== v31 ==
Design x_corr, start of the top module:
module x_corr #(parameter xi_bits = 12,
                parameter xq_bits = 12,
                parameter yi_bits = 12,
                parameter yq_bits = 12,
                parameter i_bits = 31,
                parameter q_bits = 31,
                parameter length = 102,
                parameter length_counter_bits = 7,
                parameter out_max_bits = 62
                )
   (input clk,
    input                              rst,
    output                             s_axis_tready,
    input [xi_bits - 1:0]              xi,
    input [xq_bits - 1:0]              xq,
    input [yi_bits - 1:0]              yi,
    input [yq_bits - 1:0]              yq,
    input                              m_axis_tvalid,
    input                              m_axis_tready,
    output [out_max_bits - 1:0]        out_max,
    output [length_counter_bits - 1:0] index,
    output                             s_axis_tvalid
    );
   wire                                s_axis_product_tvalid;
   wire                                m_axis_x_tvalid;
   wire                                m_axis_y_tvalid;
   wire                                m_axis_product_tready;
   wire signed [31 - 1:0] i;
   wire signed [31 - 1:0] q;
   assign m_axis_x_tvalid = m_axis_tvalid;
   assign m_axis_y_tvalid = m_axis_tvalid;
   assign m_axis_product_tready = s_axis_tready;
   dot_prod_pip #(.xi_bits(12),
                  .xq_bits(12),
                  .yi_bits(12),
                  .yq_bits(12),
                  .i_bits(31),
                  .q_bits(31),
                  .dot_length(100),
                  .dot_length_counter_bits(7),
                  .sum_i_bits(31),
  ...
For scale: roughly 690 flip-flops, ~120000 um^2 of cells after synthesis.
make LEC_CHECK=0 CAP_MARGIN=30 CORE_MARGIN=2 CORE_UTILIZATION=71 CTS_CLUSTER_DIAMETER=57 SETUP_SLACK_MARGIN=-0.45 SLEW_MARGIN=20 finish   # period 6.76 ns
run.sh (not shown) runs the stock make flow with config.mk's settings and CLKGATE_MAP_FILE=.
From the logs: v31 reached the end of the flow and failed the layout checks with setup timing.
[inputs] v4 vs v31
Settings: PLACE_DENSITY_LB_ADDON newly set to 0.2; CAP_MARGIN changed from 30 to 20; CTS_CLUSTER_DIAMETER removed (was 57); CORE_UTILIZATION changed from 71 to 72; SETUP_SLACK_MARGIN changed from -0.45 to -0.38; the clock period (ns, I/O delays scaled along) changed from 6.76 to 5.2.
[summary]
FAIL v4 @ global routing (5_1_grt): tool exited with error. Diff v4 and v31: total number of placement rows lower in v4. Compared with v31, in v4 placeable core region saw a decrease, floorplan net count stayed essentially flat.
The following lists how v6 was set up differently from v4:
Settings: removing PLACE_DENSITY_LB_ADDON (formerly 0.2); setting CTS_CLUSTER_DIAMETER to 57 for the first time; changing SETUP_SLACK_MARGIN from -0.38 to 1.18; changing the clock period (ns, I/O delays scaled along) from 5.2 to 6.76.
## What came out
- Final checks on v6, whose flow otherwise completed, came back failing, citing setup timing.
- Re number of placed cells counting well taps: v4 and v6 aren't equal, and the lower value belongs to v6.
- As far as yosys stat cell total goes, v4 and v6 are indistinguishable; the numbers are identical.
- v4 → v6: netlist area before placement now sits at about the same level, starting density of the core now sits at about the same level.
- From v4 to v6, number of hold-repair buffers added at the cts stage did not move at all.
- v6 ends up with a number of gates resized after CTS that is 133 lower than in v4.
- Diff v6..v4 | synthesized chip area reported by yosys | unchanged
- Comparing v4 against v6, there is no change at all in number of flops mapped to enable cells by yosys.
- Summary of the comparison: post-detailed-placement half-perimeter wirelength is lower in v6, relative to v4.
- On worst-case setup slack after placement, v4 loses to v6.
- Placement-stage cell area for v6: about 0.9% down relative to v4

---

x_corr again, from the RTL that the note above started with.
Design x_corr, start of the top module:
module x_corr #(parameter xi_bits = 12,
                parameter xq_bits = 12,
                parameter yi_bits = 12,
                parameter yq_bits = 12,
                parameter i_bits = 31,
                parameter q_bits = 31,
                parameter length = 102,
                parameter length_counter_bits = 7,
                parameter out_max_bits = 62
                )
   (input clk,
    input                              rst,
    output                             s_axis_tready,
    input [xi_bits - 1:0]              xi,
    input [xq_bits - 1:0]              xq,
    input [yi_bits - 1:0]              yi,
    input [yq_bits - 1:0]              yq,
    input                              m_axis_tvalid,
    input                              m_axis_tready,
    output [out_max_bits - 1:0]        out_max,
    output [length_counter_bits - 1:0] index,
    output                             s_axis_tvalid
    );
export LEC_CHECK = 0
export ABC_AREA = 0
export CAP_MARGIN = 20
export CELL_PAD_IN_SITES_DETAIL_PLACEMENT = 0
export CELL_PAD_IN_SITES_GLOBAL_PLACEMENT = 3
export CORE_ASPECT_RATIO = 1.6
export CORE_MARGIN = 2
export CORE_UTILIZATION = 44
export CTS_CLUSTER_DIAMETER = 97
export GPL_ROUTABILITY_DRIVEN = 0
export PLACE_DENSITY_LB_ADDON = 0.24
export SLEW_MARGIN = 5
export TNS_END_PERCENT = 10
create_clock -name core_clock -period 9.79 [get_ports {clk}]
The starting point completed without violations.
Rerun with:
ABC_AREA = 1   (was 0)
CELL_PAD_IN_SITES_DETAIL_PLACEMENT = unset   (was 0)
CELL_PAD_IN_SITES_GLOBAL_PLACEMENT = unset   (was 3)
CORE_ASPECT_RATIO = unset   (was 1.6)
CORE_UTILIZATION = 72   (was 44)
CTS_CLUSTER_DIAMETER = 398   (was 97)
GPL_ROUTABILITY_DRIVEN = unset   (was 0)
PLACE_DENSITY_LB_ADDON = unset   (was 0.24)
SLEW_MARGIN = 20   (was 5)
TNS_END_PERCENT = unset   (was 10)
clock period = 2.43 ns   (was 9.79 ns; I/O delays follow)
Effect: This time the run died in global routing on GRT-0232; die area went down by a quarter to a third; area after synthesis climbs by roughly a tenth; synthesized cell count increases by a quarter to a third.
Rerun with:
ABC_AREA = unset   (was 1)
CORE_UTILIZATION = 40   (was 72)
CTS_CLUSTER_DIAMETER = unset   (was 398)
clock period = 10.0 ns   (was 2.43 ns; I/O delays follow)
Effect:
- With this change the flow produced a clean layout
- die size is higher by 64%
- area after synthesis drops by 8.3%
- synthesized cell count shrinks by 24%
Rerun with:
CORE_UTILIZATION = 58   (was 40)
HOLD_SLACK_MARGIN = 0.29   (was unset)
MAX_ROUTING_LAYER = met4   (was unset)
SETUP_SLACK_MARGIN = -0.64   (was unset)
clock period = 7.63 ns   (was 10.0 ns; I/O delays follow)
Outcome:
- The changed run reached the layout checks and failed them: setup timing
- via count rises by a little under a tenth
- total power climbs by well over a third
- global-route usage grows by 14 points
- register-to-register slack gets worse by 1400 ps
- design area grows by a few percent
- non-clock buffer count goes up by 992
- first-iteration DRC count goes up by roughly a tenth
- count of clock-buffer cells in the layout drops by 8
- utilization came out higher by 23 points
Rerun with:
CORE_UTILIZATION = 72   (was 58)
CTS_CLUSTER_DIAMETER = 207   (was unset)
HOLD_SLACK_MARGIN = unset   (was 0.29)
MAX_ROUTING_LAYER = unset   (was met4)
PLACE_DENSITY_LB_ADDON = 0.06   (was unset)
SETUP_SLACK_MARGIN = 1.96   (was -0.64)
clock period = 6.9 ns   (was 7.63 ns; I/O delays follow)
=> The changed run finished with setup timing left; area after synthesis does not change; count of clock-buffer cells in the layout drops by 18; wire length increases by a few percent; sequential power rose by a little under a tenth; power rose by roughly a tenth; non-clock buffer count is higher by 444; hold slack improved by 18 ps; design area grows by a few percent.

---

x_corr again, from the RTL that the note above started with.
make LEC_CHECK=0 ABC_AREA=1 CAP_MARGIN=20 CORE_MARGIN=2 CORE_UTILIZATION=72 CTS_CLUSTER_DIAMETER=398 CTS_CLUSTER_SIZE=100 SLEW_MARGIN=20 TNS_END_PERCENT=10 finish   # period 2.02 ns
The first run died in global routing (GRT-0232).
Next try:
Settings changed: ABC_AREA 1 to default, CORE_UTILIZATION 72 to 43, CTS_CLUSTER_DIAMETER 398 to default, CTS_CLUSTER_SIZE 100 to default, TNS_END_PERCENT 10 to default.
Clock period 2.02 ns to 6.57 ns, I/O delays scaled along.
After rerunning:
- The changed run produced a layout that fails on setup timing
- synthesized cell count fell by 24%
- synthesized area fell by 8.3%
- die area grows by 53%
Next try:
Settings changed: CORE_UTILIZATION 43 to 72, PLACE_DENSITY_LB_ADDON from default to 0.2, SETUP_SLACK_MARGIN from default to 1.57.
Clock period 6.57 ns to 8.11 ns, I/O delays scaled along.
Result:
- Now the flow finished clean
- total power is lower by 25%
- count of clock-buffer cells in the layout is lower by 4
- design area is lower by 6.3%
Next try:
Settings changed: CORE_UTILIZATION 72 to 40, PLACE_DENSITY_LB_ADDON 0.2 to default, SETUP_SLACK_MARGIN 1.57 to default.
Clock period 8.11 ns to 9.08 ns, I/O delays scaled along.
Die size goes up by about 80%.
Setup slack improved by 0.22 ns.
Global-route usage goes down by 21 points.
Count of clock-buffer cells in the layout does not change.
Design area goes down by 5.5%.
Total power goes down by 14%.
Synthesized cell count does not change.
Wire length goes down by about 13%.
Sequential share of layout area goes up by 0.47 points.
Sequential cell count stays the same.
Fmax goes down by 8.7%.
Next try:
Settings changed: CORE_UTILIZATION 40 to 55, CTS_CLUSTER_SIZE from default to 100.
Clock period 9.08 ns to 5.67 ns, I/O delays scaled along.
- Now the flow finished but failed the layout checks on setup timing
- global-route usage rose by 11 points
- wire length rose by 13%
- flip-flop count is unchanged
- cell count rose by about 3.5%
Next try:
Settings changed: CORE_UTILIZATION 55 to 58, CTS_CLUSTER_SIZE 100 to default.
Clock period 5.67 ns to 6.9 ns, I/O delays scaled along.
The changed run reached the layout checks and failed them: setup timing.
Global-route usage is higher by 2.1 points.
Setup slack is better by 1.3 ns.
Combinational power fell by 24%.
Die size falls by 5.1%.
Synthesized area stays the same.
Final area goes down by 0.44%.
Cell count falls by 1.3%.
Core utilization came out higher by 3.2 points.

---

== tundra ==
x_corr again, from the RTL that the note above started with.
==> flow/config.mk <==
export PLATFORM = sky130hd
export DESIGN_NAME = x_corr
export DESIGN_NICKNAME = x_corr
export VERILOG_FILES = /design/flow/design.v
export SDC_FILE = /design/flow/constraint.sdc
export NUM_CORES = 4
export LEC_CHECK = 0
export CAP_MARGIN = 20
export CELL_PAD_IN_SITES_DETAIL_PLACEMENT = 0
export CORE_MARGIN = 2
export CORE_UTILIZATION = 72
export CTS_CLUSTER_DIAMETER = 109
export CTS_CLUSTER_SIZE = 13
export GPL_ROUTABILITY_DRIVEN = 1
export MIN_ROUTING_LAYER = met1
export PLACE_DENSITY_LB_ADDON = 0.04
export SETUP_SLACK_MARGIN = 4.71
export SLEW_MARGIN = 20
==> flow/constraint.sdc <==
create_clock -name core_clock -period 15.8 [get_ports {clk}]
set_input_delay 3.1600 -clock core_clock [delete_from_list [all_inputs] [get_ports {clk}]]
set_output_delay 3.1600 -clock core_clock [all_outputs]
set_load 0.01 [all_outputs]
[inputs] fjord vs tundra
# tundra
export LEC_CHECK = 0
export CAP_MARGIN = 20
export CELL_PAD_IN_SITES_DETAIL_PLACEMENT = 0
export CORE_MARGIN = 2
export CORE_UTILIZATION = 72
export CTS_CLUSTER_DIAMETER = 109
export CTS_CLUSTER_SIZE = 13
export GPL_ROUTABILITY_DRIVEN = 1
export MIN_ROUTING_LAYER = met1
export PLACE_DENSITY_LB_ADDON = 0.04
export SETUP_SLACK_MARGIN = 4.71
export SLEW_MARGIN = 20
create_clock -name core_clock -period 15.8 [get_ports {clk}]
# fjord
export LEC_CHECK = 0
export CAP_MARGIN = 20
export CELL_PAD_IN_SITES_DETAIL_PLACEMENT = 0
export CORE_MARGIN = 2
export CORE_UTILIZATION = 72
export CTS_CLUSTER_DIAMETER = 109
export CTS_CLUSTER_SIZE = 35
export GPL_ROUTABILITY_DRIVEN = 1
export MIN_ROUTING_LAYER = met1
export PLACE_DENSITY_LB_ADDON = 0.0
export SETUP_SLACK_MARGIN = 1.81
export SLEW_MARGIN = 20
create_clock -name core_clock -period 6.24 [get_ports {clk}]
[summary]
- fjord is listed as incomplete: the tool reported an error in 5_1_grt and the run ended there.
- tundra closes out successfully: all stages finished, all timing, DRC and antenna checks passed.
- Lower pre-CTS setup slack goes to fjord over tundra.
- tundra has higher number of CTS-inserted buffers than fjord.
- Compared to tundra, fjord has placement-stage cell area about 11% higher.
- From fjord to tundra, chip area estimate from yosys synthesis did not move at all.
- Comparing tundra against fjord, there is no change at all in count of clock tree sinks.
- Summary of fjord over tundra: final HPWL from detailed placement increased by about 20% relative to the old numbers, cell area after synthesis comparable.
### fjord -> violet
# fjord
export LEC_CHECK = 0
export CAP_MARGIN = 20
export CELL_PAD_IN_SITES_DETAIL_PLACEMENT = 0
export CORE_MARGIN = 2
export CORE_UTILIZATION = 72
export CTS_CLUSTER_DIAMETER = 109
export CTS_CLUSTER_SIZE = 35
export GPL_ROUTABILITY_DRIVEN = 1
export MIN_ROUTING_LAYER = met1
export PLACE_DENSITY_LB_ADDON = 0.0
export SETUP_SLACK_MARGIN = 1.81
export SLEW_MARGIN = 20
create_clock -name core_clock -period 6.24 [get_ports {clk}]
# violet
export LEC_CHECK = 0
export CAP_MARGIN = 20
export CELL_PAD_IN_SITES_DETAIL_PLACEMENT = 0
export CORE_MARGIN = 2
export CORE_UTILIZATION = 72
export CTS_CLUSTER_DIAMETER = 109
export CTS_CLUSTER_SIZE = 13
export GPL_ROUTABILITY_DRIVEN = 1
export MIN_ROUTING_LAYER = met1
export SETUP_SLACK_MARGIN = 1.81
export SLEW_MARGIN = 20
create_clock -name core_clock -period 15.8 [get_ports {clk}]
## What came out
- No stage failed in violet, and the final checks on the layout all came back clean.
- Changes observed in violet relative to fjord: number of nets in the synthesized netlist held steady; number of buffers inserted by post-CTS setup repair dropped 149; worst slack at placement increased by 7.66 ns relative to the old numbers; number of placed instances with taps included saw a decrease; number of CTS-inserted buffers has increased.
> inputs changed (violet -> onyx)
# violet
export LEC_CHECK = 0
export CAP_MARGIN = 20
export CELL_PAD_IN_SITES_DETAIL_PLACEMENT = 0
export CORE_MARGIN = 2
export CORE_UTILIZATION = 72
export CTS_CLUSTER_DIAMETER = 109
export CTS_CLUSTER_SIZE = 13
export GPL_ROUTABILITY_DRIVEN = 1
export MIN_ROUTING_LAYER = met1
export SETUP_SLACK_MARGIN = 1.81
export SLEW_MARGIN = 20
create_clock -name core_clock -period 15.8 [get_ports {clk}]
# onyx
export LEC_CHECK = 0
export ABC_AREA = 1
export CAP_MARGIN = 20
export CELL_PAD_IN_SITES_DETAIL_PLACEMENT = 1
export CELL_PAD_IN_SITES_GLOBAL_PLACEMENT = 3
export CORE_MARGIN = 3
export CORE_UTILIZATION = 46
export CTS_CLUSTER_DIAMETER = 109
export CTS_CLUSTER_SIZE = 61
export GPL_ROUTABILITY_DRIVEN = 1
export GPL_TIMING_DRIVEN = 0
export HOLD_SLACK_MARGIN = 0.02
export MIN_ROUTING_LAYER = met2
export PLACE_DENSITY_LB_ADDON = 0.13
export SLEW_MARGIN = 15
export TNS_END_PERCENT = 45
create_clock -name core_clock -period 15.8 [get_ports {clk}]
==> results <==
- Taking violet as the reference point, the number of cell instances after yosys synthesis of onyx rises by 32%.
- Die height of onyx exceeds that of violet by more than a quarter.
- The compound-cell area share of the yosys netlist of onyx is lower than that of violet.
- The flow ended early for onyx: it failed with a tool error in 3_1_place_gp_skip_io.
- The distinct cell type count after synthesis number comes out lower for onyx vs violet.
- Relative to violet, post-synthesis instance total increased by 32% in onyx.
- onyx ends up with a number of cell rows that is 44 higher than in violet.
- onyx: area after synthesis is about 9% higher than what violet reported.
- Relative to violet, the share of synthesized area occupied by flip-flops and latches of onyx is lower by 0.99 points.
- Per-instance average area after synthesis was lower in the run labelled onyx.

---

Setup of lane 1:
x_corr again, from the RTL that the note above started with.
make LEC_CHECK=0 ABC_AREA=1 CAP_MARGIN=20 CORE_MARGIN=2 CORE_UTILIZATION=72 CTS_CLUSTER_DIAMETER=398 CTS_CLUSTER_SIZE=10 SETUP_SLACK_MARGIN=0.17 SLEW_MARGIN=20 finish   # period 2.02 ns
As the logs show, lane 1 stopped at global routing after a tool error, so it never reached the end of the flow.
## Diff of input files: lane 2 against lane 1
- CTS_CLUSTER_DIAMETER no longer set, was 398
- CTS_CLUSTER_SIZE no longer set, was 10
- SETUP_SLACK_MARGIN no longer set, was 0.17
- ABC_AREA no longer set, was 1
- CORE_UTILIZATION now 19, was 72
- the clock period (ns, I/O delays scaled along) now 9.08, was 2.02
### Flow results
No stage failed in lane 2, and the final checks on the layout all came back clean. What lane 1 reported for number of buffers added by the clock tree synthesis step has to be multiplied by 0.910 to get the figure for lane 2. Higher yosys stat chip area was reported by lane 1, not lane 2. [compare] base=lane 1 new=lane 2: total placed cells including tap cells shrank by about 0.9%, number of buffers added for setup after CTS lower, area of the chip has increased, post-cts gate resize count went down by 1007. Taking lane 1 as the reference point, the gate count after technology mapping of lane 2 falls by 24%. Die height up 360 um in lane 2 wrt lane 1. Lane 2 — xor/xnor cell area share of the yosys netlist 1.4 points higher, lane 1 as reference.
Power and IR drop assume default switching activity.
